Setup of lane 1:
// complex_multiplier
module complex_multiplier#(parameter INPUT_DATA_WIDTH = 16)
    (
        input  wire                                    i_clk,
        input  wire                                    i_rst,
        input  wire signed [INPUT_DATA_WIDTH-1:0]      i_real_h,
        input  wire signed [INPUT_DATA_WIDTH-1:0]      i_imag_h,
        input  wire signed [INPUT_DATA_WIDTH-1:0]      i_real_y,
        input  wire signed [INPUT_DATA_WIDTH-1:0]      i_imag_y,
        output reg  signed [INPUT_DATA_WIDTH*2:0]      o_real,
        output reg  signed [INPUT_DATA_WIDTH*2:0]      o_imag
    );
Settings: LEC_CHECK=0, CAP_MARGIN=5, CORE_MARGIN=2, CORE_UTILIZATION=72, CTS_CLUSTER_DIAMETER=269, CTS_CLUSTER_SIZE=93, PLACE_DENSITY=0.39, SETUP_SLACK_MARGIN=-0.51, SLEW_MARGIN=20, TNS_END_PERCENT=5; clock period 5.24 ns.
run.sh (not shown) runs the stock make flow with config.mk's settings and CLKGATE_MAP_FILE=.
Lane 1 finished all stages; layout check result: FAIL, due to setup timing.
Inputs modified between lane 1 and lane 2:
- putting MAX_ROUTING_LAYER at met4 where nothing was set
- putting HOLD_SLACK_MARGIN at -0.08 where nothing was set
- clearing CTS_CLUSTER_DIAMETER, which used to be 269
- clearing SETUP_SLACK_MARGIN, which used to be -0.51
- clearing CTS_CLUSTER_SIZE, which used to be 93
- swapping 5 for 20 in CAP_MARGIN
- clearing PLACE_DENSITY, which used to be 0.39
- clearing TNS_END_PERCENT, which used to be 5
- swapping 5.24 for 6.67 in the clock period (ns, I/O delays scaled along)
## What came out
The remaining runs in lane 2 and lane 1 completed every stage, whereas lane 2 halted early.
For lane 2, the flow was terminated by a tool error in global routing and produced no final design.
The layout from lane 1, despite a flow that completed every stage, fails the layout checks, with the failing checks listed as setup timing.
Diff lane 1 -> lane 2: count of pins on the block boundary flat, routability congestion estimate from global placement went up.
Adder-cell area share of the yosys netlist: lane 2 vs lane 1 identical
The total die size on lane 2 is in line with that on lane 1.
Lane 2 vs. lane 1: post-cts gate resize count increased 104, worst setup timing slack at the placement stage increased 1.31 ns, number of setup buffers added after CTS increased 113, overall die height essentially unchanged.
Edits applied to the flow inputs when going from lane 2 to lane 3:
- an added PLACE_DENSITY of 0.7
- a deleted HOLD_SLACK_MARGIN that had been -0.08
- a change of CAP_MARGIN from 20 to 40
- a change of the clock period (ns, I/O delays scaled along) from 6.67 to 6.88
### Flow results
- Although it ran to completion, lane 3 produced a layout that fails the final checks because of setup timing.
- On placed standard-cell area, lane 2 and lane 3 are neck and neck.
- For count of placed standard cells including taps, lane 3 and lane 2 come out practically identical.
- Looking only at worst-case setup slack after placement, and setting everything else aside, the lower value of lane 2 and lane 3 goes to lane 2.
- As far as number of instances in the synthesized netlist goes, lane 2 and lane 3 are indistinguishable; the numbers are identical.
diff inputs: lane 3 => lane 4
- CAP_MARGIN now 20, was 40
- MAX_ROUTING_LAYER no longer set, was met4
- CORE_UTILIZATION now 40, was 72
- PLACE_DENSITY no longer set, was 0.7
- the clock period (ns, I/O delays scaled along) now 9.0, was 6.88
[summary]
Lane 3 and lane 4: one clean run, lane 4; the rest did not finish clean. The lower tap cell count of lane 3 and lane 4 is in lane 3. Lane 3 vs lane 4, launching instance or port of the critical path: i_real_y[7] vs i_imag_h[7]. Global placement routability congestion: lower on lane 4. Against lane 3, the final cell area of lane 4 is lower. On final instance count without filler cells, lane 3 and lane 4 are basically level. On lane 4: sequential share of layout area is 0.94 points higher than what lane 3 gave.
#### Input delta (lane 5 over lane 4)
- GPL_TIMING_DRIVEN newly set to 1
- PLACE_DENSITY newly set to 0.77
- CORE_UTILIZATION changed from 40 to 48
- CTS_CLUSTER_DIAMETER newly set to 228
- the clock period (ns, I/O delays scaled along) changed from 9.0 to 12.1
Results
Compared with lane 4, in lane 5 count of non-filler cells in the finished layout saw a decrease; first-pass GRT wire length fell by 9200 µm; number of vias in the routed layout rose by 553.
Global routing usage on met2 was lower in lane 4 than in lane 5.
Lane 5 vs lane 4, worst max-slew margin expressed relative to the limit went down by 27 points.
Lane 5 vs. lane 4: final worst slack went up by 1.99 ns.
